### design/flow/design.v
module DECODER_UNIT
(input wire [1:0]            alu_fun,
output reg arith_enable,logic_enable,comp_enable,shift_enable);
  always@(*)
  begin
    arith_enable = 1'b0;
    logic_enable = 1'b0;
    comp_enable = 1'b0;
    shift_enable = 1'b0;
    case(alu_fun)
      4'b00:arith_enable = 1'b1;
      4'b01:logic_enable = 1'b1;
      4'b10:comp_enable = 1'b1;
      4'b11:shift_enable = 1'b1;
      default: begin
            arith_enable = 1'b0;
            logic_enable = 1'b0;
            comp_enable =1'b 0;
            shift_enable = 1'b0;
        end
      endcase
  end
endmodule
module ARITHMATIC_UNIT#(parameter alu_width =16)
(
  input wire [alu_width-1:0]  A,B,
  input wire                  clk,rst,
  input wire arith_enable,
  input wire [1:0]            alu_fun,
  output reg                  arith_flag,carry_out,
  output reg [alu_width-1:0]  arith_out);
reg [alu_width:0] arith_out_reg;
wire carry_out_reg;
reg arith_flag_reg;  
always@(posedge clk or negedge rst)
begin
  if(!rst)
    begin
    arith_out <= 16'b0;
    carry_out <= 16'b0;
    arith_flag <= 16'b0;
    end
  else
   begin
    arith_out <= arith_out_reg[alu_width-1:0];
    carry_out <= carry_out_reg;
    arith_flag <= arith_flag_reg;
   end 
end
always@(*)
  begin
    arith_out_reg   = 1'b0  ;
    arith_flag_reg  = 1'b0 ;
      if(arith_enable)
        begin
    case(alu_fun)  
    4'b00:begin
    arith_out_reg   = A+B  ;
    arith_flag_reg  = 1'b1 ;
            end
    4'b01:begin
    arith_out_reg   = A-B  ;
    arith_flag_reg  = 1'b1 ;
           end
    4'b10:begin
    arith_out_reg   = A*B  ;
    arith_flag_reg  = 1'b1 ;
            end
    4'b11:begin
    arith_out_reg   = (B == 0) ? {1'b0, {alu_width{1'b1}}} : A/B  ;
    arith_flag_reg  = 1'b1 ;
           end
          endcase
          end    
end
assign carry_out_reg = arith_out_reg[alu_width] ;
endmodule
module LOGIC_UNIT#(parameter alu_width =16)
(
  input wire [alu_width-1:0]  A,B,
  input wire                  clk,rst,
  input wire logic_enable,
  input wire [1:0]            alu_fun,
  output reg                  logic_flag,
  output reg [alu_width-1:0]  logic_out);
reg [alu_width-1:0] logic_out_reg;
reg logic_flag_reg;
always @ (posedge clk or negedge rst)
 begin 
   if (!rst)
     begin
      logic_out  <= 'b0 ;
      logic_flag <= 'b0 ;	
	 end
   else
     begin   
      logic_out  <= logic_out_reg ;
      logic_flag <= logic_flag_reg ;
	 end
 end	
always@(*)
begin
    logic_out_reg  = 1'b0  ;
    logic_flag_reg = 1'b0 ;
    if(logic_enable)
        begin
    case(alu_fun)  
    4'b00:begin
    logic_out_reg   = A&B  ;
    logic_flag_reg  = 1'b1 ;
            end
    4'b01:begin
    logic_out_reg   = A|B  ;
    logic_flag_reg  = 1'b1 ;
           end
    4'b10:begin
    logic_out_reg   = ~(A&B) ;
    logic_flag_reg  = 1'b1 ;
            end
    4'b11:begin
    logic_out_reg   = ~(A|B) ;
    logic_flag_reg  = 1'b1 ;
           end
          endcase
          end            
end 
endmodule
module comparsion_unit#(parameter alu_width =16)
(
  input wire [alu_width-1:0]  A,B,
  input wire                  clk,rst,
  input wire comp_enable,
  input wire [1:0]            alu_fun,
  output reg                  comp_flag,
  output reg [alu_width-1:0]  comp_out);
reg comp_out_reg ;
reg  comp_flag_reg ;
always @ (posedge clk or negedge rst)
 begin 
   if (!rst)
     begin
      comp_out  <= 'b0 ;
      comp_flag <= 'b0 ;	
	 end
   else
     begin   
      comp_out  <= comp_out_reg ;
      comp_flag <= comp_flag_reg ;
	 end
 end
always@(*)
    begin
      comp_out_reg = 1'b0;
      comp_flag_reg = 1'b0;
      if(comp_enable)
        begin
  case(alu_fun)
      4'b00:begin
      comp_out_reg = 1'b0;
      comp_flag_reg = 1'b1;
      end 
      4'b01:begin
        comp_flag_reg  = 1'b1;
        if(A==B)
           begin
    comp_out_reg = 1'b1;
          end
       else
          begin
    comp_out_reg   = 1'b0;
          end
        end
    4'b10:begin
      comp_flag_reg  = 1'b1 ;
      if(A > B)
        begin
    comp_out_reg   = 1'b1;
        end
    else
        begin
    comp_out_reg   = 1'b0;
        end
        end
    4'b11:begin
      comp_flag_reg  = 1'b1;
      if(A < B)
          begin
    comp_out_reg   = 16'b1;
          end
    else
          begin
    comp_out_reg   = 1'b0;
          end
      end
   endcase
          end
   end
  endmodule
module shift_unit#(parameter alu_width =16)
(
  input wire [alu_width-1:0]  A,B,
  input wire                  clk,rst,
  input wire                shift_enable,
  input wire [1:0]            alu_fun,
  output reg                  shift_flag,
  output reg [alu_width-1:0]  shift_out);
reg [alu_width-1:0]  shift_out_reg ;
reg shift_flag_reg ;
always @ (posedge clk or negedge rst)
 begin 
   if (!rst)
     begin
      shift_out  <= 'b0 ;
      shift_flag <= 'b0 ;	
	 end
   else
     begin   
      shift_out  <= shift_out_reg ;
      shift_flag <= shift_flag_reg ;
	 end
 end
   always@(*)
begin
        shift_out_reg = 1'b0;
        shift_flag_reg = 1'b0;
      if(shift_enable)
        begin
      case(alu_fun)  
        4'b00:begin
        shift_flag_reg = 1'b1;
        shift_out_reg = A >> 1;
        end
        4'b01:begin
        shift_out_reg = A << 1;
        shift_flag_reg = 1'b1;
        end
        4'b10:begin
        shift_flag_reg = 1'b1;
        shift_out_reg = B >> 1;
         end
        4'b11:begin
        shift_flag_reg = 1'b1;
        shift_out_reg = B << 1;
        end
      endcase
end
end 
endmodule
module TOP_VIEW#(parameter alu_width =16)
(
  input wire [alu_width-1:0]    A,B,
  input wire                    clk,rst,
  input wire [3:0]              alu_fun,
  output wire                   arith_flag,carry_out,logic_flag,comp_flag,shift_flag,
  output wire [alu_width-1:0]   arith_out,logic_out,comp_out,shift_out
  );
wire                  comp_enable ;
wire                  shift_enable ;
wire                  logic_enable ;
wire                  arith_enable ;
  DECODER_UNIT U_decoder(
  .alu_fun(alu_fun[3:2]),
  .arith_enable(arith_enable),
  .logic_enable(logic_enable),
  .shift_enable(shift_enable),
  .comp_enable(comp_enable)
  );
  ARITHMATIC_UNIT U_arithmatic(
  .A(A),
  .arith_enable(arith_enable),
  .B(B),
  .clk(clk),
  .rst(rst),
  .alu_fun(alu_fun[1:0]),
  .arith_out(arith_out),
  .arith_flag(arith_flag),
  .carry_out(carry_out)
  );
   LOGIC_UNIT U_logic(
  .A(A),
  .logic_enable(logic_enable),
  .B(B),
  .clk(clk),
  .rst(rst),
  .alu_fun(alu_fun[1:0]),
  .logic_out(logic_out),
  .logic_flag(logic_flag)
   );
   comparsion_unit U_comp (
  .A(A),
  .comp_enable(comp_enable),
  .B(B),
  .clk(clk),
  .rst(rst),
  .alu_fun(alu_fun[1:0]),
  .comp_out(comp_out),
  .comp_flag(comp_flag)
  );
  shift_unit U_shift(
  .A(A),
  .shift_enable(shift_enable),
  .B(B),
  .clk(clk),
  .rst(rst),
  .alu_fun(alu_fun[1:0]),
  .shift_out(shift_out),
  .shift_flag(shift_flag)
  );
endmodule
### design/flow/run.sh
#!/bin/bash
# the make line also repeats each setting of config.mk as NAME=value (left out here)
make -C /OpenROAD-flow-scripts/flow DESIGN_CONFIG=/design/flow/config.mk WORK_HOME=/design/flow/orfs CLKGATE_MAP_FILE= finish
### design/flow/config.mk
export PLATFORM = sky130hd
export DESIGN_NAME = TOP_VIEW
export DESIGN_NICKNAME = TOP_VIEW
export VERILOG_FILES = /design/flow/design.v
export SDC_FILE = /design/flow/constraint.sdc
export NUM_CORES = 4
export LEC_CHECK = 0
export CAP_MARGIN = 5
export CELL_PAD_IN_SITES_DETAIL_PLACEMENT = 2
export CORE_MARGIN = 2
export CORE_UTILIZATION = 40
export CTS_CLUSTER_DIAMETER = 47
export MAX_ROUTING_LAYER = met5
export MIN_ROUTING_LAYER = met2
export PLACE_DENSITY_LB_ADDON = 0.24
export SLEW_MARGIN = 20
export TNS_END_PERCENT = 45
### design/flow/constraint.sdc
create_clock -name core_clock -period 22.8 [get_ports {clk}]
set_input_delay 4.5600 -clock core_clock [delete_from_list [all_inputs] [get_ports {clk}]]
set_output_delay 4.5600 -clock core_clock [all_outputs]
set_load 0.01 [all_outputs]
==> flow_metrics.py, run 1 <==
# Metrics from the implementation run
metrics = {
    "status": {
        "status": "stopped before the end",
        "stop_stage": "detailed placement",
        "error_line": "[ERROR DPL-0033] detailed placement checks failed during check placement.",
    },
    "floorplanning": {
        "io-pin-count": 107,
        "chipArea_um2": 42160,
        "fp_util": 0.4063,
        "die_w_um": 205.3,
        "dieHeight_um": 205.3,
        "fp-row-count": 73,
        "fp.coreArea_um2": 39910,
    },
    "synth": {
        "synth.area.mux_share": 0.05872,
        "ys_async_sr_fraction": 1.000,
        "yosys.area.top_type_share": 0.1937,
        "synthCells": 2054,
        "ys_sh_aoi": 0.1929,
        "flop_cell": "dfrtp_1",
        "edf_count": 0,
        "ys_seq_elements": 54,
        "synth_cell_type_count": 103,
        "syn_area_um2": 16220,
        "ys_seq_share": 0.08333,
        "logic_family": "adder cells",
        "synthTopCellsByCount": "ha_1, nor2_1, inv_1, nand2_1, a21oi_1",
        "yosysWarnings": 5,
        "syn_avg_cell_area_um2": 7.895,
        "most_common_cell": "ha_1",
        "yosysChipArea_um2": 16220,
        "top_area_cell": "ha_1",
        "topCellsByArea": "ha_1, fa_1, dfrtp_1",
        "synth-xor-area-share": 0.07940,
        "yosys.area_share.adder": 0.3122,
        "ys_sh_simple": 0.1976,
        "yosys_cells": 2054,
    },
    "placement": {
        "port_buffers": 91,
        "place_congestion": 1.026,
    },
}
==> stage by stage <==
step / cells / area [µm²] / setup TNS, ns / power [mW]
floorplan: 2069 / 16870 / -15.45 / 0.8341
global placement: 3096 / 21740 / -19.60 / 1.205
==> inputs of run 2 (changes only) <==
Settings changed: CAP_MARGIN 5 to 20, CELL_PAD_IN_SITES_DETAIL_PLACEMENT 2 to unset, CORE_UTILIZATION 40 to 68, CTS_CLUSTER_DIAMETER 47 to 52, MAX_ROUTING_LAYER met5 to unset, MIN_ROUTING_LAYER met2 to unset, PLACE_DENSITY_LB_ADDON 0.24 to unset, SETUP_SLACK_MARGIN set to 4.51, TNS_END_PERCENT 45 to unset.
Clock period 22.8 ns to 34.9 ns, I/O delays scaled along.
==> flow_metrics.py, run 2 <==
# Metrics from the implementation run
metrics = {
    "global_route": {
        "globalRoute.totalOverflow": 7,
        "grtUsageTotal": 0.7735,
    },
    "synth": {
        "logic_family": "adder cells",
        "synthCells": 2054,
        "yosys_cells": 2054,
        "ys_seq_elements": 54,
        "syn_area_um2": 16220,
        "syn_avg_cell_area_um2": 7.895,
        "synth_cell_type_count": 103,
        "yosys.area_share.adder": 0.3122,
        "flop_cell": "dfrtp_1",
        "ys_async_sr_fraction": 1.000,
        "most_common_cell": "ha_1",
        "synthTopCellsByCount": "ha_1, nor2_1, inv_1, nand2_1, a21oi_1",
        "top_area_cell": "ha_1",
        "edf_count": 0,
        "yosysWarnings": 5,
        "yosysChipArea_um2": 16220,
        "ys_sh_aoi": 0.1929,
        "synth.area.mux_share": 0.05872,
        "topCellsByArea": "ha_1, fa_1, dfrtp_1",
        "synth-xor-area-share": 0.07940,
        "ys_seq_share": 0.08333,
        "ys_sh_simple": 0.1976,
        "yosys.area.top_type_share": 0.1937,
    },
    "floorplanning": {
        "die_w_um": 158.4,
        "chipArea_um2": 25100,
        "fp_util": 0.6908,
        "fp.coreArea_um2": 23470,
        "dieHeight_um": 158.4,
        "io-pin-count": 107,
        "fp-row-count": 56,
    },
    "placement": {
        "place_congestion": 1.021,
        "dpl.hpwl_mm": 44.96,
        "port_buffers": 91,
    },
    "status": {
        "stop_stage": "global routing",
        "status": "stopped before the end",
        "error_line": "[ERROR GRT-0232] Routing congestion too high. Check the congestion heatmap in the GUI.",
    },
    "clock_network": {
        "cts_made_buffers": 5,
        "clock-sinks": 54,
        "clockBufferDepth": 2,
        "root_buffer": "clkbuf_16",
        "h-tree-depth": 2,
    },
}
==> run 2: repair_timing <==
action                                  in CTS
pin swaps                                  121
resized                                    203
gates cloned                                 1
setup buffers                              121
endpoints found under the setup margin       3
hold buffers                                 0
==> run 2: per-layer routing <==
metal | overflow | global-route usage
met1 | 1 | 0.7721
met2 | 3 | 0.9178
met3 | 0 | 0.6532
met4 | 3 | 0.7473
met5 | 0 | 0.3872
==> run 2: per-stage QoR <==
stage | hold slack (ns) | area (µm²) | TNS, ns | instances | setup WS (ns)
after floorplan | 6.684 | 16850 | 0 | 2069 | 2.971
after global placement | 7.135 | 18060 | 0 | 2443 | 0.1648
after detailed placement | 7.167 | 18060 | -0.9789 | 2443 | -0.9789
after CTS | 6.844 | 19800 | 0 | 2572 | 2.723
==> inputs of run 3 (changes only) <==
Settings changed: ABC_AREA set to 0, CELL_PAD_IN_SITES_DETAIL_PLACEMENT set to 0, CELL_PAD_IN_SITES_GLOBAL_PLACEMENT set to 0, CORE_MARGIN 2 to 4, CTS_CLUSTER_DIAMETER 52 to 259, CTS_CLUSTER_SIZE set to 21, MIN_ROUTING_LAYER set to met1, PLACE_DENSITY set to 0.64, SETUP_SLACK_MARGIN 4.51 to 4.3.
Clock period 34.9 ns to 39.0 ns, I/O delays scaled along.
==> flow_metrics.py, run 3 <==
# Physical implementation metrics
metrics = {
    "drt": {
        "dr.pass1.iters": 9,
        "drt-met1-wl_mm": 22.33,
        "vias": 18530,
        "dr.max_layer_used": "met4",
        "detail_route.iter0.violations": 2731,
        "drt-total-wl_mm": 68.26,
        "met2_length_mm": 28.53,
        "wl_per_cell_um": 26.35,
        "wl_met3_mm": 10.37,
        "vias_per_cell": 7.151,
        "ant_nets": 0,
        "drc_errors": 0,
    },
    "synth": {
        "synthCells": 2054,
        "logic_family": "adder cells",
        "ys_sh_aoi": 0.1929,
        "synth.area.mux_share": 0.05872,
        "ys_sh_simple": 0.1976,
        "flop_cell": "dfrtp_1",
        "yosys_cells": 2054,
        "topCellsByArea": "ha_1, fa_1, dfrtp_1",
        "yosys.area.top_type_share": 0.1937,
        "yosys.area_share.adder": 0.3122,
        "synthTopCellsByCount": "ha_1, nor2_1, inv_1, nand2_1, a21oi_1",
        "ys_async_sr_fraction": 1.000,
        "synth-xor-area-share": 0.07940,
        "yosysChipArea_um2": 16220,
        "ys_seq_share": 0.08333,
        "syn_avg_cell_area_um2": 7.895,
        "top_area_cell": "ha_1",
        "ys_seq_elements": 54,
        "most_common_cell": "ha_1",
        "yosysWarnings": 5,
        "synth_cell_type_count": 103,
        "syn_area_um2": 16220,
        "edf_count": 0,
    },
    "timing": {
        "maxSlewHeadroom": 0.09103,
        "worst_slew_pin_slew_ns": 1.329,
        "maxSlewViolCount": 0,
        "max_freq_ghz": 0.02815,
        "layout_setup_ws_ns": 3.473,
        "fin_crit_ns": 35.53,
        "rsz0062_at_grt": "no",
        "final-setup-viol-count": 0,
        "finalHoldViolCount": 0,
        "fin_crit_sh": 0.9109,
    },
    "pwr": {
        "comb_power_share": 0.849,
        "seqPwrFrac": 0.082,
        "net-switching-power_mw": 0.3897,
        "p_comb_mw": 0.639,
        "pwr.group.clock_mw": 0.0515,
        "intPower_mw": 0.3627,
        "p_per_area_nw_per_um2": 37.16,
        "seq_power_mw": 0.0619,
        "p_clk_frac": 0.068,
        "swShare": 0.5179,
        "ir_worst_vdd_uv": 48.60,
        "p_leak_nw": 9.439,
        "maxPowerGroup": "combinational logic",
    },
    "clock_network": {
        "cts_tree": "done",
        "h-tree-depth": 2,
        "clk_pin_slew_ns": 0.07,
        "clock-sinks": 54,
        "root_buffer": "clkbuf_16",
        "clockBufferDepth": 2,
        "cts_made_buffers": 5,
    },
    "global_route": {
        "antenna_found_initial": 1,
        "grt_pass1_wl_mm": 88.53,
        "grt_pass1_vias": 16520,
        "grtUsageTotal": 0.4281,
        "grt_max_degree": 80,
        "globalRoute.totalOverflow": 0,
    },
    "layout": {
        "fin_nets": 2654,
        "postLayoutCellArea_um2": 20250,
        "finalNonFillerCells": 2591,
        "fin_util": 0.8627,
        "area_growth_pct": 24.88,
    },
    "floorplanning": {
        "chipArea_um2": 26380,
        "fp-row-count": 56,
        "fp_util": 0.6908,
        "die_w_um": 162.4,
        "io-pin-count": 107,
        "dieHeight_um": 162.4,
        "fp.coreArea_um2": 23470,
    },
    "placement": {
        "dpl.hpwl_mm": 43.25,
        "port_buffers": 91,
        "place_congestion": 1.094,
        "postPlaceCellArea_um2": 17490,
        "dpl_worst_slack_ns": -0.3780,
        "dp_cells": 2419,
    },
    "job": {
        "tool_warnings": 63,
        "max_cap_viol_count": 0,
    },
    "worst_setup_path": {
        "cp_max_fo": 10,
        "crit_buf_inv": 15,
        "worstSetupPathDepth": 124,
        "cp.required_ns": 39.18,
        "cp_common_cell": "o21a_1",
        "max_stage_delay_ns": 0.59,
        "crit_path_top_delay_cell": "or4_4",
        "crit_family": "AND-OR/OR-AND gates",
        "arrival_ns": 35.71,
        "crit_end": "U_arithmatic.arith_out[0]",
        "cp-end-kind": "flip-flop",
        "critPathKind": "input pin to flip-flop",
        "crit_start": "B[4]",
        "start_kind": "input pin",
    },
    "worst_hold_path": {
        "hold_class": "input pin to async pin",
    },
    "status": {
        "status": "finished clean",
    },
}
## run 3: timing repair
item	CTS	global route
pin swaps	29	116
buffers inserted	47	109
cloned	0	6
setup endpoints to repair	2	2
resized	93	223
hold buffers	0	0
## run 3: layer usage
layer  vias to the layer above  GRT usage
met1                      8467     0.5324
met2                      1801     0.6934
li1                       7580          -
met3                       681    0.08656
met4                         0     0.2464
met5                         -          0
## run 3: metrics by stage
step           hold slack, ns  total power, mW  TNS (ns)
6_report                7.630           0.7524         0
5_1_grt                 7.683           0.7998         0
4_1_cts                 7.651           0.6868         0
3_5_place_dp            7.962           0.6227   -0.3780
3_3_place_gp            7.942           0.6056         0
2_1_floorplan           7.504           0.4801         0
## run 3: cell type report
cell class | count | area, µm²
clock buffers | 6 | 128.9
fillers | 1243 | 3223
well taps | 319 | 399.1
flip-flops and latches | 54 | 1351
multi-input cells | 1713 | 15090
clock inverters | 2 | 37.54
inverters | 204 | 777.0
diodes | 2 | 5.005
repair buffers | 291 | 2465
==> inputs of run 4 (changes only) <==
Settings changed: ABC_AREA 0 to unset, CELL_PAD_IN_SITES_DETAIL_PLACEMENT 0 to unset, CELL_PAD_IN_SITES_GLOBAL_PLACEMENT 0 to unset, CORE_ASPECT_RATIO set to 0.5, CORE_MARGIN 4 to 2, CORE_UTILIZATION 68 to 27, CTS_CLUSTER_DIAMETER 259 to unset, CTS_CLUSTER_SIZE 21 to unset, MIN_ROUTING_LAYER met1 to unset, PLACE_DENSITY 0.64 to 0.88, SETUP_SLACK_MARGIN 4.3 to unset.
Clock period 39.0 ns to 36.0 ns, I/O delays scaled along.
==> flow_metrics.py, run 4 <==
# Physical implementation metrics
metrics = {
    "status": {
        "status": "finished clean",
    },
    "synth": {
        "yosysChipArea_um2": 16220,
        "logic_family": "adder cells",
        "yosys_cells": 2054,
        "edf_count": 0,
        "syn_area_um2": 16220,
        "syn_avg_cell_area_um2": 7.895,
        "synth-xor-area-share": 0.07940,
        "most_common_cell": "ha_1",
        "top_area_cell": "ha_1",
        "yosys.area_share.adder": 0.3122,
        "ys_seq_share": 0.08333,
        "ys_sh_simple": 0.1976,
        "ys_sh_aoi": 0.1929,
        "yosys.area.top_type_share": 0.1937,
        "ys_seq_elements": 54,
        "yosysWarnings": 5,
        "flop_cell": "dfrtp_1",
        "topCellsByArea": "ha_1, fa_1, dfrtp_1",
        "synth_cell_type_count": 103,
        "synth.area.mux_share": 0.05872,
        "ys_async_sr_fraction": 1.000,
        "synthTopCellsByCount": "ha_1, nor2_1, inv_1, nand2_1, a21oi_1",
        "synthCells": 2054,
    },
    "pwr": {
        "seq_power_mw": 0.0675,
        "p_per_area_nw_per_um2": 41.06,
        "p_total_mw": 0.7875,
        "p_leak_nw": 8.921,
        "net-switching-power_mw": 0.4198,
        "ir_worst_vdd_uv": 53.55,
        "swShare": 0.5331,
        "comb_power_share": 0.843,
        "intPower_mw": 0.3676,
        "p_clk_frac": 0.072,
        "maxPowerGroup": "combinational logic",
        "p_comb_mw": 0.664,
        "seqPwrFrac": 0.086,
        "pwr.group.clock_mw": 0.0563,
    },
    "clock_network": {
        "ctsHoldBuffers": 0,
        "clk_pin_slew_ns": 0.09,
        "cts_tree": "done",
        "root_buffer": "clkbuf_16",
        "clock-sinks": 54,
        "clockBufferDepth": 2,
        "h-tree-depth": 2,
        "cts_made_buffers": 5,
    },
    "worst_setup_path": {
        "cp-end-kind": "flip-flop",
        "crit_start": "A[15]",
        "crit_end": "U_arithmatic.arith_out[0]",
        "crit_family": "AND-OR/OR-AND gates",
        "cp.required_ns": 36.22,
        "crit_buf_inv": 18,
        "arrival_ns": 35.07,
        "cp_max_fo": 15,
        "critPathKind": "input pin to flip-flop",
        "max_stage_delay_ns": 0.55,
        "start_kind": "input pin",
        "crit_path_top_delay_cell": "clkdlybuf4s50_1",
        "worstSetupPathDepth": 131,
        "cp_common_cell": "ha_1",
    },
    "global_route": {
        "grt_max_degree": 73,
        "globalRoute.totalOverflow": 0,
        "antenna_found_initial": 0,
        "grtUsageTotal": 0.1791,
        "grt_pass1_vias": 16090,
        "grt_pass1_wl_mm": 88.42,
    },
    "placement": {
        "postPlaceCellArea_um2": 18540,
        "dpl.hpwl_mm": 43.55,
        "place_congestion": 1.007,
        "port_buffers": 91,
        "dpl_worst_slack_ns": -1.002,
    },
    "timing": {
        "worst_slew_pin_slew_ns": 1.034,
        "layout_setup_ws_ns": 1.149,
        "maxSlewHeadroom": 0.2932,
        "finalHoldViolCount": 0,
        "hold_ws_ns": 7.028,
        "fin_crit_ns": 34.85,
        "fin_crit_sh": 0.9681,
        "final-setup-viol-count": 0,
        "maxSlewViolCount": 0,
        "max_freq_ghz": 0.02869,
    },
    "layout": {
        "flop_area_um2": 1351,
        "logic_area_um2": 13950,
        "num-fill-cells": 6073,
        "area_growth_pct": 18.28,
        "postLayoutCellArea_um2": 19180,
        "fin_nets": 2585,
    },
    "worst_hold_path": {
        "hold_class": "input pin to async pin",
    },
    "drt": {
        "ant_nets": 0,
        "vias": 16540,
        "drt-total-wl_mm": 57.70,
        "wl_per_cell_um": 19.15,
        "diodes": 0,
        "drc_errors": 0,
        "dr.pass1.iters": 8,
        "detail_route.iter0.violations": 1768,
        "vias_per_cell": 5.490,
    },
    "job": {
        "tool_warnings": 61,
        "max_cap_viol_count": 0,
    },
    "floorplanning": {
        "io-pin-count": 107,
        "fp_util": 0.2736,
        "chipArea_um2": 62150,
        "die_w_um": 350.6,
        "dieHeight_um": 177.3,
        "fp-row-count": 63,
        "fp.coreArea_um2": 59280,
    },
}
run 4: metal layers:
metal  track usage  part of all wire  vias up
met2        0.2893              0.44      999
met4        0.1150             0.065        0
met5             0                 0        -
met3       0.03008              0.11      256
li1              -                 -     7414
met1        0.2223              0.39     7873
run 4: what timing repair did:
item / 4_1_cts / 5_1_grt
buffers inserted: 2 / 25
resized: 11 / 55
gates cloned: 0 / 1
pin swaps: 1 / 16
endpoints found under the setup margin: 1 / 2
run 4: area by class of cell:
type | instances | area share
Clock buffer | 6 | 0.007241
Multi-Input combinational cell | 1710 | 0.7275
Tap cell | 812 | 0.05297
Inverter | 204 | 0.03992
Timing Repair Buffer | 225 | 0.1011
Sequential cell | 54 | 0.07046
Clock inverter | 2 | 0.0008481
run 4: per-stage QoR:
step	setup TNS (ns)	std cells	util
6_report	0	3013	0.3236
4_1_cts	0	2987	0.3167
3_3_place_gp	-0.08038	2977	0.3128
5_1_grt	-0.3211	3013	0.3236
3_5_place_dp	-1.002	2977	0.3128
2_1_floorplan	0	2069	-
==> inputs of run 5 (changes only) <==
Settings changed: CELL_PAD_IN_SITES_GLOBAL_PLACEMENT set to 0, CORE_ASPECT_RATIO 0.5 to unset, CORE_MARGIN 2 to 6, CORE_UTILIZATION 27 to 46, MAX_ROUTING_LAYER set to met5, MIN_ROUTING_LAYER set to met2, PLACE_DENSITY 0.88 to unset, SETUP_SLACK_MARGIN set to 0.02, SLEW_MARGIN 20 to 10, TNS_END_PERCENT set to 75.
Clock period 36.0 ns to 54.3 ns, I/O delays scaled along.
==> flow_metrics.py, run 5 <==
# Physical implementation metrics
metrics = {
    "worst_setup_path": {
        "worstSetupPathDepth": 126,
        "cp_common_cell": "ha_1",
        "start_kind": "input pin",
        "crit_start": "B[1]",
        "crit_buf_inv": 9,
        "cp-end-kind": "flip-flop",
        "arrival_ns": 44.65,
        "crit_path_top_delay_cell": "clkdlybuf4s50_1",
        "max_stage_delay_ns": 1.21,
        "cp.required_ns": 54.49,
        "cp_max_fo": 19,
        "crit_family": "AND-OR/OR-AND gates",
        "critPathKind": "input pin to flip-flop",
        "crit_end": "U_arithmatic.arith_out[0]",
    },
    "pwr": {
        "swShare": 0.5313,
        "intPower_mw": 0.2405,
        "p_per_area_nw_per_um2": 28.90,
        "p_comb_mw": 0.429,
        "comb_power_share": 0.835,
        "p_leak_nw": 8.369,
        "net-switching-power_mw": 0.2727,
        "ir_worst_vdd_uv": 28.87,
        "seqPwrFrac": 0.088,
        "pwr.group.clock_mw": 0.0396,
        "maxPowerGroup": "combinational logic",
        "seq_power_mw": 0.0449,
        "p_total_mw": 0.5133,
        "p_clk_frac": 0.077,
    },
    "placement": {
        "dpl_worst_slack_ns": 10.97,
        "port_buffers": 91,
        "dpl.hpwl_mm": 44.28,
        "dp_cells": 2553,
        "postPlaceCellArea_um2": 17580,
        "place_congestion": 1.040,
    },
    "global_route": {
        "antenna_found_initial": 0,
        "grt_max_degree": 68,
        "globalRoute.totalOverflow": 0,
        "grt_pass1_wl_mm": 93.47,
        "grt_pass1_vias": 23220,
        "grtUsageTotal": 0.4579,
    },
    "synth": {
        "yosys_cells": 2054,
        "flop_cell": "dfrtp_1",
        "synthTopCellsByCount": "ha_1, nor2_1, inv_1, nand2_1, a21oi_1",
        "synth_cell_type_count": 103,
        "logic_family": "adder cells",
        "ys_sh_simple": 0.1976,
        "synth-xor-area-share": 0.07940,
        "ys_async_sr_fraction": 1.000,
        "synth.area.mux_share": 0.05872,
        "yosys.area.top_type_share": 0.1937,
        "edf_count": 0,
        "yosys.area_share.adder": 0.3122,
        "topCellsByArea": "ha_1, fa_1, dfrtp_1",
        "ys_sh_aoi": 0.1929,
        "yosysWarnings": 5,
        "ys_seq_share": 0.08333,
        "yosysChipArea_um2": 16220,
        "most_common_cell": "ha_1",
        "synthCells": 2054,
        "ys_seq_elements": 54,
        "syn_area_um2": 16220,
        "top_area_cell": "ha_1",
        "syn_avg_cell_area_um2": 7.895,
    },
    "floorplanning": {
        "fp-row-count": 68,
        "io-pin-count": 107,
        "die_w_um": 199.8,
        "fp.coreArea_um2": 34630,
        "fp_util": 0.4683,
        "dieHeight_um": 199.8,
        "chipArea_um2": 39900,
    },
    "drt": {
        "wl_per_cell_um": 24.18,
        "detail_route.iter0.violations": 5452,
        "ant_nets": 0,
        "dr.pass1.iters": 28,
        "vias": 21470,
        "vias_per_cell": 8.372,
        "drc_errors": 0,
        "drt-total-wl_mm": 62.02,
    },
    "clock_network": {
        "h-tree-depth": 2,
        "clockBufferDepth": 2,
        "cts_made_buffers": 5,
        "root_buffer": "clkbuf_16",
        "cts_tree": "done",
        "ctsHoldBuffers": 0,
        "clk_pin_slew_ns": 0.08,
        "post_cts_resized": 0,
        "post-cts-setup-buffers": 0,
        "clock-sinks": 54,
    },
    "layout": {
        "postLayoutCellArea_um2": 17760,
        "num-fill-cells": 3408,
        "fin_nets": 2491,
        "logic_area_um2": 13700,
        "finalNonFillerCells": 2565,
        "area_growth_pct": 9.521,
        "flop_area_um2": 1351,
    },
    "timing": {
        "fin_crit_ns": 44.46,
        "rsz0062_at_grt": "no",
        "maxSlewViolCount": 0,
        "worst_slew_pin_slew_ns": 1.167,
        "maxSlewHeadroom": 0.2135,
        "final-setup-viol-count": 0,
        "finalHoldViolCount": 0,
        "max_freq_ghz": 0.02249,
        "fin_setup_tns_ns": 0,
        "fin_crit_sh": 0.8187,
        "layout_setup_ws_ns": 9.844,
    },
    "job": {
        "tool_warnings": 61,
        "max_cap_viol_count": 0,
    },
    "status": {
        "status": "finished clean",
    },
    "worst_hold_path": {
        "hold_class": "input pin to async pin",
    },
}
run 5: stage by stage:
step,hold slack (ns),util
CTS,10.70,0.5125
floorplan,10.56,-
global placement,11.04,0.5076
global route,10.75,0.5126
detailed placement,11.04,0.5076
finish,10.68,0.5129
run 5: layout make-up:
type	instances	share of cell area
Clock buffer	5	0.007045
Antenna cell	3	0.0004227
Inverter	204	0.04312
Tap cell	455	0.03206
Timing Repair Buffer	131	0.06735
Sequential cell	54	0.07609
Clock inverter	3	0.002536
Multi-Input combinational cell	1710	0.7714
run 5: routing by layer:
metal,vias to the layer above,routed length (µm),global-route usage
li1,7159,-,-
met1,7440,0,-
met2,5846,27110,0.5285
met3,990,25260,0.6089
met4,38,8870,0.1165
met5,-,778,0.3173
==> inputs of run 6 (changes only) <==
Settings changed: CELL_PAD_IN_SITES_GLOBAL_PLACEMENT 0 to 3, CORE_ASPECT_RATIO set to 1.03, CORE_MARGIN 6 to 4, CORE_UTILIZATION 46 to 51, GPL_ROUTABILITY_DRIVEN set to 1, GPL_TIMING_DRIVEN set to 1, MAX_ROUTING_LAYER met5 to unset, PLACE_DENSITY set to 0.48, SETUP_SLACK_MARGIN 0.02 to 1.13, SLEW_MARGIN 10 to 20, TNS_END_PERCENT 75 to 45.
Clock period 54.3 ns to 21.5 ns, I/O delays scaled along.
==> flow_metrics.py, run 6 <==
# Metrics from the implementation run
metrics = {
    "status": {
        "status": "stopped before the end",
        "stop_stage": "global placement without I/O",
        "error_line": "[ERROR GPL-0301] Utilization 112.117 % exceeds 100%.",
    },
    "floorplanning": {
        "die_w_um": 183.7,
        "fp_util": 0.5154,
        "chipArea_um2": 34710,
        "dieHeight_um": 189.0,
        "fp-row-count": 66,
        "fp.coreArea_um2": 31460,
    },
    "synth": {
        "logic_family": "adder cells",
        "yosys_cells": 2054,
        "ys_seq_elements": 54,
        "synthCells": 2054,
        "synth.area.mux_share": 0.05872,
        "ys_sh_simple": 0.1976,
        "flop_cell": "dfrtp_1",
        "yosys.area_share.adder": 0.3122,
        "syn_area_um2": 16220,
        "most_common_cell": "ha_1",
        "ys_seq_share": 0.08333,
        "yosysChipArea_um2": 16220,
        "synth_cell_type_count": 103,
        "ys_async_sr_fraction": 1.000,
        "yosysWarnings": 5,
        "topCellsByArea": "ha_1, fa_1, dfrtp_1",
        "synthTopCellsByCount": "ha_1, nor2_1, inv_1, nand2_1, a21oi_1",
        "edf_count": 0,
        "syn_avg_cell_area_um2": 7.895,
        "top_area_cell": "ha_1",
        "ys_sh_aoi": 0.1929,
        "synth-xor-area-share": 0.07940,
        "yosys.area.top_type_share": 0.1937,
    },
}
==> inputs of run 7 (changes only) <==
Settings changed: CELL_PAD_IN_SITES_DETAIL_PLACEMENT set to 1, CELL_PAD_IN_SITES_GLOBAL_PLACEMENT 3 to unset, CORE_ASPECT_RATIO 1.03 to unset, CORE_MARGIN 4 to 9, CORE_UTILIZATION 51 to 34, CTS_CLUSTER_SIZE set to 46, GPL_ROUTABILITY_DRIVEN 1 to unset, GPL_TIMING_DRIVEN 1 to unset, MIN_ROUTING_LAYER met2 to unset, PLACE_DENSITY 0.48 to unset, PLACE_DENSITY_LB_ADDON set to 0.23, SETUP_SLACK_MARGIN 1.13 to unset, SLEW_MARGIN 20 to 30, TNS_END_PERCENT 45 to unset.
Clock period 21.5 ns to 20.8 ns, I/O delays scaled along.
==> flow_metrics.py, run 7 <==
# Physical implementation metrics
metrics = {
    "synth": {
        "synth-xor-area-share": 0.07940,
        "yosys.area.top_type_share": 0.1937,
        "ys_sh_simple": 0.1976,
        "yosys.area_share.adder": 0.3122,
        "yosysChipArea_um2": 16220,
        "synthCells": 2054,
        "syn_area_um2": 16220,
        "top_area_cell": "ha_1",
        "ys_seq_elements": 54,
        "synth.area.mux_share": 0.05872,
        "yosys_cells": 2054,
        "yosysWarnings": 5,
        "flop_cell": "dfrtp_1",
        "most_common_cell": "ha_1",
        "topCellsByArea": "ha_1, fa_1, dfrtp_1",
        "syn_avg_cell_area_um2": 7.895,
        "ys_sh_aoi": 0.1929,
        "synthTopCellsByCount": "ha_1, nor2_1, inv_1, nand2_1, a21oi_1",
        "ys_async_sr_fraction": 1.000,
        "synth_cell_type_count": 103,
        "ys_seq_share": 0.08333,
        "edf_count": 0,
        "logic_family": "adder cells",
    },
    "global_route": {
        "grt_max_degree": 72,
        "globalRoute.totalOverflow": 0,
        "grt_pass1_vias": 20620,
        "antenna_found_initial": 3,
        "grtUsageTotal": 0.2743,
        "grt_pass1_wl_mm": 120.9,
    },
    "timing": {
        "finalHoldViolCount": 0,
        "max_freq_ghz": 0.03265,
        "maxSlewViolCount": 0,
        "maxSlewHeadroom": 0.4254,
        "hold_ws_ns": 3.987,
        "fin_crit_ns": 30.63,
        "worst_slew_pin_slew_ns": 0.8618,
        "rsz0062_at_grt": "yes",
        "fin_crit_sh": 1.472,
        "final-setup-viol-count": 6,
        "layout_setup_ws_ns": -9.826,
    },
    "floorplanning": {
        "io-pin-count": 107,
        "dieHeight_um": 236.4,
        "die_w_um": 236.4,
        "fp.coreArea_um2": 46850,
        "fp_util": 0.3461,
        "chipArea_um2": 55880,
        "fp-row-count": 79,
    },
    "pwr": {
        "pwr.group.clock_mw": 0.0964,
        "maxPowerGroup": "combinational logic",
        "p_per_area_nw_per_um2": 64.22,
        "p_leak_nw": 11.86,
        "swShare": 0.5099,
        "comb_power_share": 0.866,
        "net-switching-power_mw": 0.8117,
        "p_total_mw": 1.592,
        "seq_power_mw": 0.117,
        "p_clk_frac": 0.061,
        "intPower_mw": 0.7802,
        "seqPwrFrac": 0.073,
        "p_comb_mw": 1.38,
        "ir_worst_vdd_uv": 56.59,
    },
    "worst_setup_path": {
        "crit_end": "U_arithmatic.arith_out[0]",
        "crit_path_top_delay_cell": "or4_4",
        "cp-end-kind": "flip-flop",
        "cp_max_fo": 7,
        "crit_family": "AND-OR/OR-AND gates",
        "cp.required_ns": 21.03,
        "start_kind": "input pin",
        "cp_common_cell": "buf_4",
        "arrival_ns": 30.85,
        "critPathKind": "input pin to flip-flop",
        "crit_start": "B[12]",
        "crit_buf_inv": 20,
        "worstSetupPathDepth": 129,
        "max_stage_delay_ns": 0.61,
    },
    "drt": {
        "vias": 19810,
        "vias_per_cell": 5.901,
        "drc_errors": 0,
        "wl_per_cell_um": 26.20,
        "ant_nets": 0,
        "dr.pass1.iters": 5,
        "drt-total-wl_mm": 87.95,
        "detail_route.iter0.violations": 1472,
    },
    "job": {
        "tool_warnings": 64,
        "max_cap_viol_count": 0,
    },
    "clock_network": {
        "ctsHoldBuffers": 0,
        "cts_made_buffers": 5,
        "clockBufferDepth": 2,
        "h-tree-depth": 2,
        "clock-sinks": 54,
        "root_buffer": "clkbuf_16",
        "cts_tree": "done",
        "clk_pin_slew_ns": 0.09,
    },
    "worst_hold_path": {
        "hold_class": "input pin to async pin",
    },
    "layout": {
        "num-fill-cells": 5539,
        "flop_area_um2": 1351,
        "logic_area_um2": 15580,
        "area_growth_pct": 52.87,
        "fin_nets": 3131,
    },
    "placement": {
        "place_congestion": 0.9573,
        "port_buffers": 91,
        "dpl.hpwl_mm": 59.28,
    },
    "status": {
        "status": "complete, but fails checks",
        "so_faults": "setup timing",
    },
}
[run 7: what timing repair did]
item                       4_1_cts  5_1_grt
gates cloned                     0        0
setup endpoints to repair        5        6
gates resized                  241      138
pin swaps                      140      126
buffers inserted               101       65
[run 7: area by class of cell]
| type | count | area share |
|---|---|---|
| sequential | 54 | 0.05451 |
| multi-input combinational | 1710 | 0.6284 |
| clock buffer | 5 | 0.005047 |
| inverter | 204 | 0.03175 |
| timing repair buffer | 771 | 0.2482 |
| clock inverter | 3 | 0.001161 |
| antenna | 3 | 0.0003028 |
| tap | 607 | 0.03064 |
[run 7: routing by layer]
layer	share of wire	wire length (µm)	GRT usage	up-vias
met4	0.066	5799	0.1299	2
met1	0.38	33010	0.3231	9842
met5	0.00013	11	0	-
met2	0.48	42430	0.4775	1056
li1	-	-	-	8511
met3	0.076	6702	0.04699	400
[run 7: stage by stage]
step	util	setup slack [ns]	instance area (µm²)	TNS, ns	instances
finish	0.5291	-9.826	24790	-30.62	3357
global route	0.5289	-10.70	24780	-34.61	3354
CTS	0.5053	-8.395	23670	-23.75	3291
detailed placement	0.4666	-10.39	21860	-32.93	3184
global placement	0.4666	-9.456	21860	-28.61	3184
floorplan	-	-8.255	16900	-22.26	2069
==> inputs of run 8 (changes only) <==
Settings changed: CELL_PAD_IN_SITES_DETAIL_PLACEMENT 1 to unset, CORE_MARGIN 9 to 2, CORE_UTILIZATION 34 to 58, CTS_CLUSTER_SIZE 46 to unset, PLACE_DENSITY_LB_ADDON 0.23 to unset, SETUP_SLACK_MARGIN set to 5.0, SLEW_MARGIN 30 to 20.
Clock period 20.8 ns to 20.0 ns, I/O delays scaled along.
==> flow_metrics.py, run 8 <==
# Physical implementation metrics
metrics = {
    "status": {
        "status": "complete, but fails checks",
        "so_faults": "setup timing",
    },
    "synth": {
        "synth.area.mux_share": 0.05872,
        "ys_seq_elements": 54,
        "yosys_cells": 2054,
        "synthTopCellsByCount": "ha_1, nor2_1, inv_1, nand2_1, a21oi_1",
        "ys_sh_aoi": 0.1929,
        "top_area_cell": "ha_1",
        "topCellsByArea": "ha_1, fa_1, dfrtp_1",
        "edf_count": 0,
        "most_common_cell": "ha_1",
        "yosysWarnings": 5,
        "ys_seq_share": 0.08333,
        "synth-xor-area-share": 0.07940,
        "syn_avg_cell_area_um2": 7.895,
        "yosys.area_share.adder": 0.3122,
        "ys_sh_simple": 0.1976,
        "yosysChipArea_um2": 16220,
        "ys_async_sr_fraction": 1.000,
        "synthCells": 2054,
        "syn_area_um2": 16220,
        "synth_cell_type_count": 103,
        "logic_family": "adder cells",
        "yosys.area.top_type_share": 0.1937,
        "flop_cell": "dfrtp_1",
    },
    "layout": {
        "num-fill-cells": 1394,
        "finalNonFillerCells": 3065,
        "fin_nets": 3069,
        "area_growth_pct": 48.52,
        "postLayoutCellArea_um2": 24080,
    },
    "worst_setup_path": {
        "critPathKind": "input pin to flip-flop",
        "crit_path_top_delay_cell": "or4_4",
        "crit_end": "U_arithmatic.arith_out[0]",
        "crit_buf_inv": 20,
        "cp-end-kind": "flip-flop",
        "crit_family": "AND-OR/OR-AND gates",
        "worstSetupPathDepth": 132,
        "cp_common_cell": "ha_4",
        "crit_start": "B[8]",
        "arrival_ns": 30.82,
        "max_stage_delay_ns": 0.50,
        "start_kind": "input pin",
        "cp_max_fo": 11,
        "cp.required_ns": 20.25,
    },
    "timing": {
        "max_freq_ghz": 0.03271,
        "worst_slew_pin_slew_ns": 1.006,
        "final-setup-viol-count": 6,
        "fin_crit_ns": 30.57,
        "fin_crit_sh": 1.529,
        "layout_setup_ws_ns": -10.57,
        "rsz0062_at_grt": "yes",
        "finalHoldViolCount": 0,
        "maxSlewViolCount": 0,
        "maxSlewHeadroom": 0.3274,
    },
    "floorplanning": {
        "fp_util": 0.5869,
        "dieHeight_um": 171.2,
        "chipArea_um2": 29310,
        "io-pin-count": 107,
        "fp-row-count": 61,
        "fp.coreArea_um2": 27630,
        "die_w_um": 171.2,
    },
    "clock_network": {
        "h-tree-depth": 2,
        "root_buffer": "clkbuf_16",
        "clock-sinks": 54,
        "ctsHoldBuffers": 0,
        "cts_made_buffers": 5,
        "cts_tree": "done",
        "clk_pin_slew_ns": 0.08,
        "clockBufferDepth": 2,
    },
    "pwr": {
        "p_leak_nw": 11.56,
        "swShare": 0.4991,
        "net-switching-power_mw": 0.7899,
        "comb_power_share": 0.865,
        "ir_worst_vdd_uv": 113.7,
        "intPower_mw": 0.7927,
        "p_clk_frac": 0.058,
        "p_total_mw": 1.583,
        "maxPowerGroup": "combinational logic",
        "pwr.group.clock_mw": 0.0925,
        "p_comb_mw": 1.37,
        "p_per_area_nw_per_um2": 65.72,
        "seq_power_mw": 0.121,
        "seqPwrFrac": 0.077,
    },
    "drt": {
        "drt-total-wl_mm": 77.78,
        "wl_per_cell_um": 25.38,
        "detail_route.iter0.violations": 2534,
        "vias_per_cell": 6.623,
        "ant_nets": 0,
        "drc_errors": 0,
        "vias": 20300,
        "dr.pass1.iters": 7,
    },
    "global_route": {
        "grt_max_degree": 89,
        "grt_pass1_wl_mm": 101.1,
        "antenna_found_initial": 2,
        "grt_pass1_vias": 18960,
        "globalRoute.totalOverflow": 0,
        "grtUsageTotal": 0.4449,
    },
    "placement": {
        "place_congestion": 0.9944,
        "dp_cells": 2912,
        "postPlaceCellArea_um2": 21270,
        "dpl.hpwl_mm": 48.33,
        "port_buffers": 91,
    },
    "job": {
        "tool_warnings": 67,
        "max_cap_viol_count": 0,
    },
    "worst_hold_path": {
        "hold_class": "input pin to async pin",
    },
}
## run 8: routing by layer
layer,up-vias,global-route usage,share of wire,wire (µm)
met4,0,0.2436,0.11,8191
li1,8371,-,-,-
met1,9462,0.5499,0.34,26460
met2,1749,0.7291,0.42,33050
met3,717,0.08997,0.13,10080
met5,-,0,0,0
## run 8: area by class of cell
cell class,instances,area [µm²],share of cell area
Antenna cell,2,5.005,0.0002078
Clock buffer,5,125.1,0.005195
Clock inverter,3,28.78,0.001195
Inverter,204,787.0,0.03268
Multi-Input combinational cell,1710,15610,0.6480
Sequential cell,54,1351,0.05611
Tap cell,378,473.0,0.01964
Timing Repair Buffer,709,5707,0.2370
## run 8: metrics by stage
| step | setup TNS, ns | hold WS, ns | setup WS [ns] | utilization |
|---|---|---|---|---|
| after floorplan | -25.29 | 3.704 | -8.862 | - |
| after global placement | -28.18 | 4.154 | -9.414 | 0.7698 |
| after detailed placement | -32.87 | 4.175 | -10.32 | 0.7698 |
| after CTS | -24.03 | 3.858 | -8.354 | 0.8287 |
| after global routing | -38.27 | 3.905 | -11.19 | 0.8716 |
| final | -35.35 | 3.837 | -10.57 | 0.8717 |
## run 8: timing repair
| item | in CTS | in global routing |
|---|---|---|
| cloned | 0 | 0 |
| pin swaps | 108 | 110 |
| setup endpoints to repair | 8 | 9 |
| buffers inserted | 87 | 56 |
| resized | 205 | 162 |
==> inputs of run 9 (changes only) <==
Settings changed: CORE_UTILIZATION 58 to 61, SETUP_SLACK_MARGIN 5.0 to unset.
Clock period 20.0 ns to 23.7 ns, I/O delays scaled along.
==> flow_metrics.py, run 9 <==
# Metrics from the implementation run
metrics = {
    "clock_network": {
        "root_buffer": "clkbuf_16",
        "clock-sinks": 54,
        "ctsHoldBuffers": 0,
        "h-tree-depth": 2,
        "clockBufferDepth": 2,
        "cts_made_buffers": 5,
    },
    "synth": {
        "synth_cell_type_count": 103,
        "synthCells": 2054,
        "topCellsByArea": "ha_1, fa_1, dfrtp_1",
        "ys_async_sr_fraction": 1.000,
        "top_area_cell": "ha_1",
        "yosys.area.top_type_share": 0.1937,
        "ys_sh_simple": 0.1976,
        "yosys.area_share.adder": 0.3122,
        "yosysChipArea_um2": 16220,
        "logic_family": "adder cells",
        "most_common_cell": "ha_1",
        "edf_count": 0,
        "synthTopCellsByCount": "ha_1, nor2_1, inv_1, nand2_1, a21oi_1",
        "flop_cell": "dfrtp_1",
        "ys_sh_aoi": 0.1929,
        "synth-xor-area-share": 0.07940,
        "syn_area_um2": 16220,
        "ys_seq_share": 0.08333,
        "yosys_cells": 2054,
        "synth.area.mux_share": 0.05872,
        "ys_seq_elements": 54,
        "yosysWarnings": 5,
        "syn_avg_cell_area_um2": 7.895,
    },
    "global_route": {
        "globalRoute.totalOverflow": 12,
        "grtUsageTotal": 0.7031,
    },
    "floorplanning": {
        "die_w_um": 167.0,
        "fp.coreArea_um2": 26060,
        "io-pin-count": 107,
        "fp_util": 0.6223,
        "fp-row-count": 59,
        "dieHeight_um": 167.0,
        "chipArea_um2": 27900,
    },
    "status": {
        "status": "stopped before the end",
        "stop_stage": "global routing",
        "error_line": "[ERROR GRT-0232] Routing congestion too high. Check the congestion heatmap in the GUI.",
    },
    "placement": {
        "dp_cells": 2874,
        "port_buffers": 91,
        "postPlaceCellArea_um2": 21240,
        "place_congestion": 1.005,
        "dpl.hpwl_mm": 47.57,
    },
}
[run 9: what timing repair did]
action	in CTS
resized	181
endpoints found under the setup margin	4
buffers inserted	105
pin swaps	106
[run 9: layer usage]
layer	GRT overflow	GRT usage
met3	0	0.5021
met2	7	0.9136
met5	0	0.2139
met4	5	0.6732
met1	0	0.7075
[run 9: metrics by stage]
step / TNS [ns] / worst slack [ns]
after floorplan: -12.53 / -5.936
after global placement: -14.49 / -6.363
after detailed placement: -18.08 / -7.449
after CTS: -12.99 / -6.022
==> inputs of run 10 (changes only) <==
Settings changed: ABC_AREA set to 0, CELL_PAD_IN_SITES_DETAIL_PLACEMENT set to 0, CELL_PAD_IN_SITES_GLOBAL_PLACEMENT set to 2, CORE_MARGIN 2 to 4, CORE_UTILIZATION 61 to 36, CTS_CLUSTER_SIZE set to 62, MIN_ROUTING_LAYER set to met1, PLACE_DENSITY set to 0.64, SETUP_SLACK_MARGIN set to 4.3.
Clock period 23.7 ns to 49.3 ns, I/O delays scaled along.
==> flow_metrics.py, run 10 <==
# Physical implementation metrics
metrics = {
    "status": {
        "status": "finished clean",
    },
    "clock_network": {
        "cts_tree": "done",
        "cts_made_buffers": 5,
        "clock-sinks": 54,
        "clk_pin_slew_ns": 0.09,
        "clockBufferDepth": 2,
        "root_buffer": "clkbuf_16",
        "h-tree-depth": 2,
    },
    "timing": {
        "maxSlewHeadroom": 0.3226,
        "finalHoldViolCount": 0,
        "fin_crit_ns": 42.21,
        "maxSlewViolCount": 0,
        "worst_slew_pin_slew_ns": 0.9904,
        "fin_crit_sh": 0.8561,
        "fin_setup_tns_ns": 0,
        "max_freq_ghz": 0.02369,
        "final-setup-viol-count": 0,
        "rsz0062_at_grt": "no",
    },
    "synth": {
        "flop_cell": "dfrtp_1",
        "synth_cell_type_count": 103,
        "synth.area.mux_share": 0.05872,
        "syn_area_um2": 16220,
        "ys_async_sr_fraction": 1.000,
        "top_area_cell": "ha_1",
        "ys_sh_aoi": 0.1929,
        "synthCells": 2054,
        "most_common_cell": "ha_1",
        "yosys.area.top_type_share": 0.1937,
        "ys_seq_elements": 54,
        "yosys.area_share.adder": 0.3122,
        "yosysChipArea_um2": 16220,
        "logic_family": "adder cells",
        "yosysWarnings": 5,
        "ys_sh_simple": 0.1976,
        "ys_seq_share": 0.08333,
        "syn_avg_cell_area_um2": 7.895,
        "synthTopCellsByCount": "ha_1, nor2_1, inv_1, nand2_1, a21oi_1",
        "synth-xor-area-share": 0.07940,
        "yosys_cells": 2054,
        "edf_count": 0,
        "topCellsByArea": "ha_1, fa_1, dfrtp_1",
    },
    "drt": {
        "drc_errors": 0,
        "wl_per_cell_um": 24.23,
        "drt-total-wl_mm": 65.70,
        "detail_route.iter0.violations": 955,
        "diodes": 0,
        "dr.pass1.iters": 5,
        "ant_nets": 0,
        "vias_per_cell": 5.635,
        "vias": 15280,
    },
    "floorplanning": {
        "fp-row-count": 77,
        "fp.coreArea_um2": 44410,
        "dieHeight_um": 220.2,
        "fp_util": 0.3651,
        "io-pin-count": 107,
        "chipArea_um2": 48500,
        "die_w_um": 220.2,
    },
    "pwr": {
        "p_clk_frac": 0.067,
        "swShare": 0.5226,
        "p_per_area_nw_per_um2": 30.35,
        "p_leak_nw": 8.419,
        "p_comb_mw": 0.461,
        "maxPowerGroup": "combinational logic",
        "seqPwrFrac": 0.090,
        "net-switching-power_mw": 0.2854,
        "ir_worst_vdd_uv": 45.44,
        "seq_power_mw": 0.0491,
        "pwr.group.clock_mw": 0.0366,
        "comb_power_share": 0.843,
        "intPower_mw": 0.2607,
    },
    "worst_setup_path": {
        "cp.required_ns": 49.50,
        "critPathKind": "input pin to flip-flop",
        "crit_family": "AND-OR/OR-AND gates",
        "crit_buf_inv": 9,
        "cp_max_fo": 19,
        "crit_end": "U_arithmatic.arith_out[0]",
        "max_stage_delay_ns": 0.71,
        "cp-end-kind": "flip-flop",
        "cp_common_cell": "ha_1",
        "crit_start": "B[14]",
        "arrival_ns": 42.40,
        "start_kind": "input pin",
        "crit_path_top_delay_cell": "clkdlybuf4s50_1",
        "worstSetupPathDepth": 125,
    },
    "placement": {
        "place_congestion": 0.9226,
        "dp_cells": 2700,
        "port_buffers": 91,
        "dpl.hpwl_mm": 51.07,
    },
    "global_route": {
        "grt_pass1_wl_mm": 98.82,
        "grt_pass1_vias": 15280,
        "antenna_found_initial": 0,
        "grt_max_degree": 73,
        "grtUsageTotal": 0.2714,
        "globalRoute.totalOverflow": 0,
    },
    "layout": {
        "area_growth_pct": 10.96,
        "fin_util": 0.4051,
        "num-fill-cells": 4620,
        "finalNonFillerCells": 2711,
        "fin_nets": 2504,
    },
    "job": {
        "tool_warnings": 63,
        "max_cap_viol_count": 0,
    },
    "worst_hold_path": {
        "hold_class": "input pin to async pin",
    },
}
run 10: metal layers:
layer / vias to the layer above / share of wire / routed length [µm] / track usage
met5: - / 0 / 0 / 0
met2: 440 / 0.45 / 29470 / 0.4391
met4: 0 / 0.020 / 1322 / 0.05652
li1: 7253 / - / - / -
met3: 68 / 0.051 / 3359 / 0.02733
met1: 7515 / 0.48 / 31540 / 0.3939
run 10: cell type report:
class                      count  area (µm²)  area share
sequential                    54        1351     0.07510
timing repair buffer         144        1291     0.07176
clock inverter                 2       15.01   0.0008344
inverter                     204       769.5     0.04276
multi-input combinational   1710       13700      0.7614
clock buffer                   5       125.1    0.006954
tap                          592       740.7     0.04117
run 10: through the flow:
step	area (µm²)	hold slack (ns)	worst slack (ns)	total power, mW
3_5_place_dp	17820	10.03	5.353	0.5049
6_report	17990	9.661	7.093	0.5462
5_1_grt	17990	9.734	4.306	0.5993
3_3_place_gp	17820	10.03	6.355	0.5104
2_1_floorplan	16270	9.564	10.87	0.3786
4_1_cts	17960	9.683	5.623	0.5454
run 10: timing repair:
item	in CTS	in global routing
setup endpoints to repair	0	1
hold buffers	0	0
gates resized	0	5
endpoints found under the hold margin	0	0
buffers inserted	0	3
==> inputs of run 11 (changes only) <==
Settings changed: ABC_AREA 0 to unset, CELL_PAD_IN_SITES_DETAIL_PLACEMENT 0 to unset, CELL_PAD_IN_SITES_GLOBAL_PLACEMENT 2 to unset, CORE_MARGIN 4 to 2, CORE_UTILIZATION 36 to 58, CTS_CLUSTER_DIAMETER set to 243, CTS_CLUSTER_SIZE 62 to unset, MIN_ROUTING_LAYER met1 to unset, PLACE_DENSITY 0.64 to unset, SETUP_SLACK_MARGIN 4.3 to -1.7.
Clock period 49.3 ns to 22.2 ns, I/O delays scaled along.
==> flow_metrics.py, run 11 <==
# Physical implementation metrics
metrics = {
    "synth": {
        "logic_family": "adder cells",
        "ys_async_sr_fraction": 1.000,
        "yosysChipArea_um2": 16220,
        "most_common_cell": "ha_1",
        "top_area_cell": "ha_1",
        "synthCells": 2054,
        "synth.area.mux_share": 0.05872,
        "synthTopCellsByCount": "ha_1, nor2_1, inv_1, nand2_1, a21oi_1",
        "yosys_cells": 2054,
        "topCellsByArea": "ha_1, fa_1, dfrtp_1",
        "yosysWarnings": 5,
        "yosys.area_share.adder": 0.3122,
        "edf_count": 0,
        "synth_cell_type_count": 103,
        "flop_cell": "dfrtp_1",
        "syn_avg_cell_area_um2": 7.895,
        "synth-xor-area-share": 0.07940,
        "ys_sh_aoi": 0.1929,
        "syn_area_um2": 16220,
        "yosys.area.top_type_share": 0.1937,
        "ys_seq_elements": 54,
        "ys_sh_simple": 0.1976,
        "ys_seq_share": 0.08333,
    },
    "floorplanning": {
        "fp-row-count": 61,
        "fp.coreArea_um2": 27630,
        "chipArea_um2": 29310,
        "dieHeight_um": 171.2,
        "die_w_um": 171.2,
        "io-pin-count": 107,
        "fp_util": 0.5869,
    },
    "pwr": {
        "p_comb_mw": 1.25,
        "seq_power_mw": 0.109,
        "p_leak_nw": 11.59,
        "maxPowerGroup": "combinational logic",
        "ir_worst_vdd_uv": 75.63,
        "p_clk_frac": 0.060,
        "seqPwrFrac": 0.076,
        "net-switching-power_mw": 0.7293,
        "swShare": 0.5043,
        "p_per_area_nw_per_um2": 60.36,
        "comb_power_share": 0.865,
        "intPower_mw": 0.7169,
        "pwr.group.clock_mw": 0.0863,
    },
    "status": {
        "status": "complete, but fails checks",
        "so_faults": "setup timing",
    },
    "drt": {
        "detail_route.iter0.violations": 2678,
        "vias_per_cell": 6.667,
        "wl_per_cell_um": 25.21,
        "ant_nets": 0,
        "drt-total-wl_mm": 77.70,
        "drc_errors": 0,
        "dr.pass1.iters": 7,
        "vias": 20550,
    },
    "timing": {
        "fin_crit_sh": 1.441,
        "layout_setup_ws_ns": -9.786,
        "final-setup-viol-count": 5,
        "rsz0062_at_grt": "yes",
        "hold_ws_ns": 4.266,
        "maxSlewViolCount": 0,
        "max_freq_ghz": 0.03126,
        "fin_crit_ns": 31.99,
        "maxSlewHeadroom": 0.2237,
        "finalHoldViolCount": 0,
        "worst_slew_pin_slew_ns": 1.164,
    },
    "worst_setup_path": {
        "worstSetupPathDepth": 133,
        "cp_common_cell": "buf_4",
        "cp-end-kind": "flip-flop",
        "crit_start": "B[0]",
        "start_kind": "input pin",
        "cp.required_ns": 22.44,
        "max_stage_delay_ns": 0.62,
        "arrival_ns": 32.23,
        "critPathKind": "input pin to flip-flop",
        "crit_family": "AND-OR/OR-AND gates",
        "crit_end": "U_arithmatic.arith_out[0]",
        "crit_path_top_delay_cell": "or4_4",
        "crit_buf_inv": 20,
        "cp_max_fo": 8,
    },
    "placement": {
        "dp_cells": 2935,
        "dpl.hpwl_mm": 48.18,
        "place_congestion": 1.000,
        "port_buffers": 91,
    },
    "layout": {
        "fin_nets": 3085,
        "flop_area_um2": 1351,
        "num-fill-cells": 1482,
        "area_growth_pct": 47.76,
        "logic_area_um2": 15420,
        "finalNonFillerCells": 3082,
    },
    "global_route": {
        "antenna_found_initial": 5,
        "grt_pass1_vias": 19380,
        "grtUsageTotal": 0.4559,
        "globalRoute.totalOverflow": 0,
        "grt_pass1_wl_mm": 103.4,
        "grt_max_degree": 89,
    },
    "clock_network": {
        "h-tree-depth": 2,
        "ctsHoldBuffers": 0,
        "clk_pin_slew_ns": 0.08,
        "clockBufferDepth": 2,
        "cts_made_buffers": 5,
        "clock-sinks": 54,
        "root_buffer": "clkbuf_16",
        "cts_tree": "done",
    },
    "job": {
        "max_cap_viol_count": 0,
        "tool_warnings": 66,
    },
    "worst_hold_path": {
        "hold_class": "input pin to async pin",
    },
}
## run 11: per-stage QoR
step	TNS, ns	setup slack (ns)	power (mW)	instance area (µm²)	util
after CTS	-15.97	-6.738	1.340	22980	0.8316
after detailed placement	-24.67	-8.759	1.206	21410	0.7751
after global routing	-33.42	-10.39	1.535	23960	0.8671
final	-30.77	-9.786	1.446	23960	0.8672
after floorplan	-17.37	-7.136	0.8567	16870	-
after global placement	-21.59	-8.037	1.172	21410	0.7751
## run 11: what timing repair did
item	CTS	global route
gates cloned	0	0
endpoints found under the setup margin	4	4
pin swaps	118	94
setup buffers	90	53
gates resized	227	123
## run 11: metal layers
layer / vias to the layer above / part of all wire / global-route usage
met2: 1866 / 0.42 / 0.7288
met4: 4 / 0.11 / 0.2940
li1: 8413 / - / -
met1: 9479 / 0.33 / 0.5412
met3: 787 / 0.14 / 0.1236
met5: - / 0.00030 / 0
## run 11: layout make-up
cell class / instances / area share
multi-input combinational: 1710 / 0.6438
timing repair buffer: 725 / 0.2405
sequential: 54 / 0.05640
inverter: 204 / 0.03285
tap: 378 / 0.01974
clock buffer: 6 / 0.005796
clock inverter: 2 / 0.0006789
antenna: 3 / 0.0003133
==> inputs of run 12 (changes only) <==
Settings changed: ABC_AREA set to 1, CELL_PAD_IN_SITES_DETAIL_PLACEMENT set to 0, CELL_PAD_IN_SITES_GLOBAL_PLACEMENT set to 0, CORE_UTILIZATION 58 to 71, CTS_CLUSTER_DIAMETER 243 to 259, CTS_CLUSTER_SIZE set to 15, HOLD_SLACK_MARGIN set to -0.09, MIN_ROUTING_LAYER set to met1, PLACE_DENSITY_LB_ADDON set to 0.13, SETUP_SLACK_MARGIN -1.7 to 4.3.
Clock period 22.2 ns to 39.0 ns, I/O delays scaled along.
==> flow_metrics.py, run 12 <==
# Physical implementation metrics
metrics = {
    "status": {
        "status": "finished clean",
    },
    "placement": {
        "postPlaceCellArea_um2": 17170,
        "port_buffers": 91,
        "dpl.hpwl_mm": 38.52,
        "place_congestion": 1.014,
        "dp_cells": 2721,
    },
    "synth": {
        "most_common_cell": "nand2_1",
        "ys_seq_elements": 54,
        "synth.area.mux_share": 0.0006193,
        "logic_family": "adder cells",
        "ys_seq_share": 0.08360,
        "yosys.area.top_type_share": 0.1943,
        "ys_sh_simple": 0.2212,
        "syn_avg_cell_area_um2": 6.721,
        "synthCells": 2405,
        "yosys_cells": 2405,
        "ys_sh_aoi": 0.1685,
        "synth-xor-area-share": 0.06936,
        "topCellsByArea": "ha_1, nand2_1, fa_1",
        "yosysWarnings": 5,
        "synthTopCellsByCount": "nand2_1, inv_1, ha_1, a21oi_1, o21ai_0",
        "ys_async_sr_fraction": 1.000,
        "yosysChipArea_um2": 16160,
        "flop_cell": "dfrtp_1",
        "yosys.area_share.adder": 0.3132,
        "edf_count": 0,
        "synth_cell_type_count": 64,
        "top_area_cell": "ha_1",
        "syn_area_um2": 16160,
    },
    "floorplanning": {
        "die_w_um": 154.9,
        "chipArea_um2": 23990,
        "fp-row-count": 55,
        "dieHeight_um": 154.9,
        "fp.coreArea_um2": 22500,
        "fp_util": 0.7183,
        "io-pin-count": 107,
    },
    "pwr": {
        "net-switching-power_mw": 0.3614,
        "p_leak_nw": 10.47,
        "p_comb_mw": 0.556,
        "swShare": 0.5394,
        "p_clk_frac": 0.077,
        "intPower_mw": 0.3085,
        "pwr.group.clock_mw": 0.0515,
        "p_per_area_nw_per_um2": 35.44,
        "comb_power_share": 0.829,
        "seqPwrFrac": 0.094,
        "maxPowerGroup": "combinational logic",
        "ir_worst_vdd_uv": 49.60,
        "seq_power_mw": 0.0627,
    },
    "timing": {
        "worst_slew_pin_slew_ns": 1.119,
        "maxSlewHeadroom": 0.2529,
        "fin_crit_sh": 0.8691,
        "maxSlewViolCount": 0,
        "fin_setup_tns_ns": 0,
        "max_freq_ghz": 0.02950,
        "final-setup-viol-count": 0,
        "fin_crit_ns": 33.90,
        "finalHoldViolCount": 0,
        "rsz0062_at_grt": "no",
    },
    "worst_setup_path": {
        "worstSetupPathDepth": 215,
        "start_kind": "input pin",
        "crit_family": "simple AND/OR/NAND/NOR gates",
        "crit_start": "B[14]",
        "cp_common_cell": "nand2_1",
        "critPathKind": "input pin to flip-flop",
        "cp-end-kind": "flip-flop",
        "cp.required_ns": 39.16,
        "arrival_ns": 34.06,
        "cp_max_fo": 12,
        "max_stage_delay_ns": 0.36,
        "crit_buf_inv": 27,
        "crit_path_top_delay_cell": "ha_1",
        "crit_end": "U_arithmatic.arith_out[0]",
    },
    "layout": {
        "area_growth_pct": 16.94,
        "fin_nets": 2906,
        "postLayoutCellArea_um2": 18900,
        "fin_util": 0.8399,
        "finalNonFillerCells": 2806,
    },
    "drt": {
        "drt-total-wl_mm": 56.07,
        "wl_per_cell_um": 19.98,
        "vias_per_cell": 6.171,
        "detail_route.iter0.violations": 2030,
        "vias": 17320,
        "dr.pass1.iters": 6,
        "diodes": 0,
        "ant_nets": 0,
        "drc_errors": 0,
    },
    "clock_network": {
        "h-tree-depth": 2,
        "root_buffer": "clkbuf_16",
        "clk_pin_slew_ns": 0.07,
        "clock-sinks": 54,
        "cts_made_buffers": 5,
        "clockBufferDepth": 2,
        "cts_tree": "done",
    },
    "global_route": {
        "antenna_found_initial": 1,
        "grt_pass1_vias": 16080,
        "grt_max_degree": 55,
        "globalRoute.totalOverflow": 0,
        "grt_pass1_wl_mm": 80.67,
        "grtUsageTotal": 0.4242,
    },
    "job": {
        "tool_warnings": 61,
        "max_cap_viol_count": 0,
    },
    "worst_hold_path": {
        "hold_class": "input pin to async pin",
    },
}
-- run 12: cell type report --
cell class / count / area (µm²)
Inverter: 480 / 1843
Clock inverter: 1 / 30.03
Timing Repair Buffer: 188 / 1749
Multi-Input combinational cell: 1789 / 13410
Tap cell: 285 / 356.6
Timing Repair inverter: 3 / 18.77
Clock buffer: 6 / 138.9
Sequential cell: 54 / 1351
Fill cell: 1406 / 3602
-- run 12: routing by layer --
layer,wire [µm],GRT usage,vias up,part of all wire
met5,15,0,-,0.00027
met4,4313,0.2738,2,0.077
met3,6441,0.07409,348,0.11
met2,25370,0.6961,1156,0.45
met1,19920,0.5161,7959,0.36
li1,-,-,7851,-
-- run 12: per-stage QoR --
stage | setup slack (ns) | hold slack (ns) | total power, mW
2_1_floorplan | 7.259 | 7.504 | 0.4406
3_3_place_gp | 3.471 | 7.950 | 0.5517
3_5_place_dp | 2.096 | 7.954 | 0.5711
4_1_cts | 4.304 | 7.652 | 0.6278
5_1_grt | 3.319 | 7.683 | 0.7318
6_report | 5.104 | 7.615 | 0.6699
-- run 12: repair_timing --
| action | in CTS | in global routing |
|---|---|---|
| pin swaps | 3 | 46 |
| buffers inserted | 6 | 62 |
| resized | 18 | 187 |
| setup endpoints to repair | 2 | 2 |
| hold endpoints to repair | 0 | 0 |
| cloned | 3 | 7 |
| hold buffers | 0 | 0 |
Power is estimated from default activity; no workload was simulated.
